Setup of try-maple:
## DilatedCausal1DConv
module DilatedCausal1DConv #(
    parameter integer DILATION_FACTOR = 2,
    parameter integer KERNEL_SIZE = 3,
    parameter integer INPUT_CHANNELS = 16,
    parameter integer OUTPUT_CHANNELS = 16
)(
    input clk,
    input reset,
    input wire [INPUT_CHANNELS*8-1:0] x,  
    output reg [OUTPUT_CHANNELS*8-1:0] y,  
    input h_write,
    input [7:0] h_index_channel,
    input [7:0] h_index_filter,
    input [7:0] h_value    
    );
For scale: roughly 1200 flip-flops, roughly 280 I/O pins, roughly 160000 um2 of cells after synthesis.
make LEC_CHECK=0 ABC_AREA=0 CAP_MARGIN=35 CORE_ASPECT_RATIO=1.17 CORE_MARGIN=2 CORE_UTILIZATION=72 CTS_CLUSTER_DIAMETER=44 CTS_CLUSTER_SIZE=37 MAX_ROUTING_LAYER=met5 PLACE_DENSITY=0.42 SETUP_SLACK_MARGIN=1.81 SLEW_MARGIN=20 TNS_END_PERCENT=70 finish   # period 6.23 ns
run.sh (not shown) runs the stock make flow with config.mk's settings and CLKGATE_MAP_FILE=.
Final checks on try-maple, whose flow otherwise completed, came back failing, citing setup timing.
For try-harbor, these inputs were changed with respect to try-maple:
- CAP_MARGIN: 35 -> 15
- PLACE_DENSITY_LB_ADDON: unset -> 0.18
- PLACE_DENSITY: 0.42 -> unset
- try-harbor completed end to end; final checks failed (setup timing).
- Longest individual stage delay on the worst path: try-harbor and try-maple compared, higher one is try-harbor
- As far as area fraction in full adders, half adders and majority gates goes, try-maple and try-harbor are indistinguishable; the numbers are identical.
- Cmp try-harbor and try-maple / internal power consumption / higher: try-harbor
- Delta (try-harbor minus try-maple): total met3 wirelength after detailed routing shows an increase of 52%, sum of routed wire length over all layers shows an increase of 54000 um, area of all placed cells without fillers shows no meaningful change, routing usage on met1 shows a reduction of 0.37 points.
For try-sierra, these inputs were changed with respect to try-harbor:
- swapping 1.17 for 1.67 in CORE_ASPECT_RATIO
- swapping 44 for 243 in CTS_CLUSTER_DIAMETER
- swapping 0 for 1 in ABC_AREA
- swapping 0.18 for 0.03 in PLACE_DENSITY_LB_ADDON
- swapping 15 for 35 in CAP_MARGIN
- clearing TNS_END_PERCENT, which used to be 70
- swapping 37 for 15 in CTS_CLUSTER_SIZE
- swapping 6.23 for 5.34 in the clock period (ns, I/O delays scaled along)
--- outcome ---
Complete run, failing final checks: try-sierra, reason setup timing. Changes observed in try-sierra relative to try-harbor: worst path required time saw a decrease; global-route usage over all layers decreased by 1.8 points relative to the old numbers. Measured against each other, try-harbor and try-sierra differ in share of total power in the clock network, the lower figure coming from try-sierra. try-sierra vs try-harbor — power dropped 10 mW.
Changes in try-delta relative to try-sierra:
- a change of CAP_MARGIN from 35 to 20
- a deleted SETUP_SLACK_MARGIN that had been 1.81
- a deleted CORE_ASPECT_RATIO that had been 1.67
- a deleted MAX_ROUTING_LAYER that had been met5
- a deleted PLACE_DENSITY_LB_ADDON that had been 0.03
- a change of CORE_UTILIZATION from 72 to 69
- a deleted CTS_CLUSTER_DIAMETER that had been 243
- a deleted ABC_AREA that had been 1
- a change of CTS_CLUSTER_SIZE from 15 to 99
- a change of the clock period (ns, I/O delays scaled along) from 5.34 to 7.01
### Flow results
Beginning of the critical path: x_delay[75][4] -> try-sierra, h[27][0] -> try-delta. Of try-sierra and try-delta, only try-delta finishes the flow clean. | try-sierra | all stages done | FAIL | setup timing |. NOTE: buffers plus inverters on the worst setup path in try-delta exceeds that of try-sierra. Taking try-sierra over try-delta, the inverter count of the layout excluding clock inverters ratio works out to 1.5. Re met1 layer usage reported by global route: try-delta is 4.2 points up on try-sierra. The run showing the smaller wire length of the first global-routing pass is try-delta. [compare] base=try-sierra new=try-delta: number of setup violations in the final report went down; area of the multi-input gates -2700 um2.


Starting RTL as in the previous note.
Settings: LEC_CHECK=0, CAP_MARGIN=20, CORE_MARGIN=2, CORE_UTILIZATION=40, SLEW_MARGIN=20; clock period 6.95 ns.
Rerun with:
--- a/flow/config.mk
+++ b/flow/config.mk
@@ -9,3 +9,4 @@
 export CORE_MARGIN = 2
-export CORE_UTILIZATION = 40
+export CORE_UTILIZATION = 72
+export CTS_CLUSTER_SIZE = 13
 export SLEW_MARGIN = 20
==> flow/constraint.sdc (replaced) <==
create_clock -name core_clock -period 6.55 [get_ports {clk}]
set_input_delay 1.3100 -clock core_clock [delete_from_list [all_inputs] [get_ports {clk}]]
set_output_delay 1.3100 -clock core_clock [all_outputs]
set_load 0.01 [all_outputs]
=> The changed run ran to the end with violations: negative setup slack. Design area is higher by 4.9%. Non-clock buffer count is higher by 1011. Maximum frequency is lower by 0.55%. Clock skew is lower by 36 ps. Die area is lower by 44%. Flip-flop count does not change.
Rerun with:
--- a/flow/config.mk
+++ b/flow/config.mk
@@ -8,5 +8,6 @@
 export CAP_MARGIN = 20
+export CORE_ASPECT_RATIO = 0.5
 export CORE_MARGIN = 2
-export CORE_UTILIZATION = 72
-export CTS_CLUSTER_SIZE = 13
+export CORE_UTILIZATION = 40
+export CTS_CLUSTER_DIAMETER = 218
 export SLEW_MARGIN = 20
==> flow/constraint.sdc (replaced) <==
create_clock -name core_clock -period 7.0 [get_ports {clk}]
set_input_delay 1.4000 -clock core_clock [delete_from_list [all_inputs] [get_ports {clk}]]
set_output_delay 1.4000 -clock core_clock [all_outputs]
set_load 0.01 [all_outputs]
What happened:
- Now the flow finished clean
- global-route usage falls by 18 points
- first-iteration DRC count decreases by 32%
- worst hold slack degrades by 15 ps
- area after synthesis stays the same
- wire length came out lower by 7.7%
- critical path depth stays the same
- sequential cell count does not change
Rerun with:
--- a/flow/config.mk
+++ b/flow/config.mk
@@ -8,6 +8,6 @@
 export CAP_MARGIN = 20
-export CORE_ASPECT_RATIO = 0.5
 export CORE_MARGIN = 2
 export CORE_UTILIZATION = 40
-export CTS_CLUSTER_DIAMETER = 218
+export GPL_TIMING_DRIVEN = 0
 export SLEW_MARGIN = 20
+export TNS_END_PERCENT = 55
==> flow/constraint.sdc (replaced) <==
create_clock -name core_clock -period 5.24 [get_ports {clk}]
set_input_delay 1.0480 -clock core_clock [delete_from_list [all_inputs] [get_ports {clk}]]
set_output_delay 1.0480 -clock core_clock [all_outputs]
set_load 0.01 [all_outputs]
Effect: Now the flow finished with negative setup slack left; hold slack stays flat; design area goes up by about 4%; sequential share of layout area went down by 0.44 points; setup slack degrades by 1900 ps; critical path depth decreases by 2; register-to-register slack loses 1900 ps; die size barely changes; flip-flop count does not change; combinational power goes up by about 60%.
Power figures rest on the tool's default switching activity, not on a simulated workload.
